Design bldc_esc, start of the top module:
module bldc_esc #(parameter DATA_WIDTH = 16,parameter debounce = 3)(
  input clk,              		 
  input reset,            		 
  input pwm_en,						 
  input encoder_a,  				 
  input encoder_b,  				 
  input [DATA_WIDTH-1:0] pwm_period,	 
  input [DATA_WIDTH-1:0] period_reference,	 
  input [DATA_WIDTH-1:0] Kp_ext, 
  input [DATA_WIDTH-1:0] Ki_ext, 
  input [DATA_WIDTH-1:0] Kd_ext, 
  input override_internal_pid,		 
  output reg motor_positive,   		 
  output reg motor_negative 			 
);
  reg motor_pwm;
  reg [DATA_WIDTH-1:0] pwm_counter;
  reg [DATA_WIDTH-1:0] pwm_duty_cycle;
  reg [1:0]encoder_state;
  reg [1:0]prev_encoder_state;
  reg [1:0]pwm_direction;
  reg [DATA_WIDTH-1:0] period_speed ; 
  reg [DATA_WIDTH-1:0] speed_ctr;
  reg [DATA_WIDTH-1:0] Kp ;
  reg [DATA_WIDTH-1:0] Ki ;
  reg [DATA_WIDTH-1:0] Kd ;
  reg signed[DATA_WIDTH-1:0] error;
  reg signed[(DATA_WIDTH)-1:0] integral;
  reg signed[DATA_WIDTH-1:0] derivative;
  reg signed [(DATA_WIDTH)-1:0] pid_output;
  reg signed[DATA_WIDTH-1:0] previous_error;
  reg [2:0] encoder_a_shift_reg;
  reg encoder_a_reg;
  reg [2:0] encoder_b_shift_reg;
  reg encoder_b_reg;
 always @(posedge clk or posedge reset) begin
    if (reset) begin
        integral <= 16'b0;
        pwm_counter <= {DATA_WIDTH{1'b0}};
        encoder_state <= 2'b0;
        prev_encoder_state <= 2'b0;
        pwm_direction<=2'b00;
        motor_positive<=1'b0;
        motor_negative<=1'b0;
        Kp <= 16'd1;
        Ki <= 16'd0;
        Kd <= 16'd0;
        speed_ctr<={DATA_WIDTH{1'b0}};
        previous_error <= {DATA_WIDTH{1'b0}};
        error<=8'b0;
        period_speed <= 16'b0;
        pid_output <= 16'b0;
        derivative <= 16'b0;
        pwm_duty_cycle <= 16'b0;
        motor_pwm <= 1'b0;
        encoder_a_shift_reg <= 3'b0;
        encoder_a_reg <= 1'b0;
        encoder_b_shift_reg <= 3'b0;
        encoder_b_reg <= 1'b0;
    end 
    else begin
        encoder_a_shift_reg <= {encoder_a_shift_reg[debounce-2:0],encoder_a};
        if (encoder_a_shift_reg == {debounce{1'b0}} || encoder_a_shift_reg == {debounce{1'b1}})begin
  ...
For scale: ~210 flip-flops, roughly 88 I/O pins.
clock: 7.5 ns
lec_check: 0
cap_margin: 20
cell_pad_in_sites_detail_placement: 0
core_aspect_ratio: 1.26
core_margin: 2
core_utilization: 72
cts_cluster_diameter: 103
gpl_routability_driven: 1
max_routing_layer: met5
min_routing_layer: met1
place_density_lb_addon: 0.01
setup_slack_margin: 2.16
slew_margin: 20
tns_end_percent: 55
run.sh (not shown) runs the stock make flow with config.mk's settings and CLKGATE_MAP_FILE=.
The first run passed the timing, DRC and antenna checks.
Then changed:
CELL_PAD_IN_SITES_DETAIL_PLACEMENT = not set   (was 0)
CORE_ASPECT_RATIO = not set   (was 1.26)
CTS_CLUSTER_DIAMETER = not set   (was 103)
CTS_CLUSTER_SIZE = 51   (was not set)
GPL_ROUTABILITY_DRIVEN = not set   (was 1)
MAX_ROUTING_LAYER = not set   (was met5)
MIN_ROUTING_LAYER = not set   (was met1)
SETUP_SLACK_MARGIN = 0.34   (was 2.16)
TNS_END_PERCENT = not set   (was 55)
clock period = 6.24 ns   (was 7.5 ns; I/O delays follow)
Now the flow finished but failed the layout checks on negative setup slack.
Routed wire length came out lower slightly.
Maximum frequency came out higher slightly.
Setup slack loses 1.2 ns.
Critical path depth came out higher by 1.
Design area came out higher by a few percent.
Clock-buffer cell count came out higher by 5.
Clock skew came out higher by 0.0079 ns.
Then changed:
CORE_UTILIZATION = 40   (was 72)
CTS_CLUSTER_SIZE = not set   (was 51)
PLACE_DENSITY = 0.6   (was not set)
PLACE_DENSITY_LB_ADDON = not set   (was 0.01)
SETUP_SLACK_MARGIN = not set   (was 0.34)
clock period = 7.4 ns   (was 6.24 ns; I/O delays follow)
Result:
- Now the flow passed the timing, DRC and antenna checks
- synthesized cell count stays the same
- setup slack gets better by 0.81 ns
Then changed:
ABC_AREA = 1   (was not set)
CORE_UTILIZATION = 72   (was 40)
PLACE_DENSITY = 0.42   (was 0.6)
clock period = 4.31 ns   (was 7.4 ns; I/O delays follow)
Effect: With this change the flow finished with negative setup slack left; non-clock buffer count climbs by 210; sequential cell count is unchanged; via count grows by about 32%; design area rose by about 12%; clock-buffer cell count came out lower by 3; register-to-register slack gets worse by 2.9 ns.

---

== run A ==
Starting RTL as in the previous note.
Settings: LEC_CHECK=0, CAP_MARGIN=20, CELL_PAD_IN_SITES_DETAIL_PLACEMENT=0, CORE_ASPECT_RATIO=0.72, CORE_MARGIN=2, CORE_UTILIZATION=72, CTS_CLUSTER_DIAMETER=103, GPL_ROUTABILITY_DRIVEN=1, MAX_ROUTING_LAYER=met5, MIN_ROUTING_LAYER=met1, SETUP_SLACK_MARGIN=-0.04, SLEW_MARGIN=20, TNS_END_PERCENT=55; clock period 5.9 ns.
Run A finished all stages; however, its layout fails the closing checks, the failures being negative setup slack.
diff inputs: run A => run B
Settings: CTS_CLUSTER_SIZE: unset -> 80; SETUP_SLACK_MARGIN: -0.04 -> 2.16; CORE_ASPECT_RATIO: 0.72 -> 1.26; CTS_CLUSTER_DIAMETER: 103 -> 28; PLACE_DENSITY_LB_ADDON: unset -> 0.01; the clock period (ns, I/O delays scaled along): 5.9 -> 7.28.
Notes after the runs:
- Run B went all the way through the flow, and no timing, DRC or antenna check failed.
- Run B against run A: hold slack now sits lower.
### run B -> run C
Settings: MAX_ROUTING_LAYER no longer set, was met5; CTS_CLUSTER_DIAMETER no longer set, was 28; CTS_CLUSTER_SIZE no longer set, was 80; CORE_ASPECT_RATIO no longer set, was 1.26; SETUP_SLACK_MARGIN now 1.8, was 2.16; MIN_ROUTING_LAYER no longer set, was met1; TNS_END_PERCENT no longer set, was 55; CELL_PAD_IN_SITES_DETAIL_PLACEMENT no longer set, was 0; GPL_ROUTABILITY_DRIVEN no longer set, was 1; the clock period (ns, I/O delays scaled along) now 6.24, was 7.28.
## What came out
Run C finished every stage; the final checks, however, were not passed, the failures being negative setup slack. Diff run C..run B | sequential share of layout area | negligible. Higher minimum clock period after layout among run C and run B: run B. The number of placed instances, taps included reported for run C is greater than that of run B by 125. Changes observed in run C relative to run B: setup TNS after final layout fell by 3.03 ns, core box area about even.
Here is what was changed in the inputs of run D compared with run C.
Settings: swapping 72 for 40 in CORE_UTILIZATION; putting PLACE_DENSITY at 0.6 where nothing was set; clearing SETUP_SLACK_MARGIN, which used to be 1.8; clearing PLACE_DENSITY_LB_ADDON, which used to be 0.01; swapping 6.24 for 8.0 in the clock period (ns, I/O delays scaled along).
[summary]
Status for run D and run C: clean finish in run D only
Run C: flow complete, layout not clean; failing: negative setup slack
Higher number of buffers added for setup after CTS among run D and run C: run C
Against run C as the reference, run D delivers a lower via count.
Run D vs. run C: share of cell area taken by flip-flops and latches went up by 1.1 points.
Final period utilization for run D is lower than for run C.
Relative to run C, total setup violations reported at the end of the flow decreased by 8 in run D.
Run C has higher area added between synthesis and finish than run D.
Edits applied to the flow inputs when going from run D to run E:
Settings: CORE_UTILIZATION changed from 40 to 68; ABC_AREA newly set to 1; the clock period (ns, I/O delays scaled along) changed from 8.0 to 12.0.
==> results <==
The lower mux cell area share after synthesis came out of run E.
Minimum period implied by the final worst setup slack (run E over run D): increase, 0.020 ns
The average cell area after synthesis in run E was lower than what run D gave.
Compared with run D, wire length after detailed routing in run E increased slightly.
Compared with run D, in run E global-route usage went up; final-layout clock buffer total went up.
Compared with run D, run E shows a non-clock buffer count that is 9 lower.
Of run E and run D, the run reporting the lower sequential cell area fraction in the yosys report was run E.
Synthesized cell count for run E: 24% up relative to run D
Lower detailed-route via count among run E and run D: run D
Input changes introduced in run F (baseline for comparison: run E):
Settings: swapping 68 for 72 in CORE_UTILIZATION; clearing ABC_AREA, which used to be 1; swapping 12.0 for 6.61 in the clock period (ns, I/O delays scaled along).
## What came out
[run F] flow finished | final checks: failed | reasons: negative setup slack. The run showing the smaller first-iteration DRC count is run F. Diff run E -> run F | vias after detailed routing | decrease of 7.7%. Run F vs run E: post-DP HPWL up. [compare] base=run E new=run F: first-pass GRT wire length -about 0.4%; wire length now larger. Compared with run E, number of tap cells inserted in run F decreased by more than 10%. Placed cell area (higher): run E.
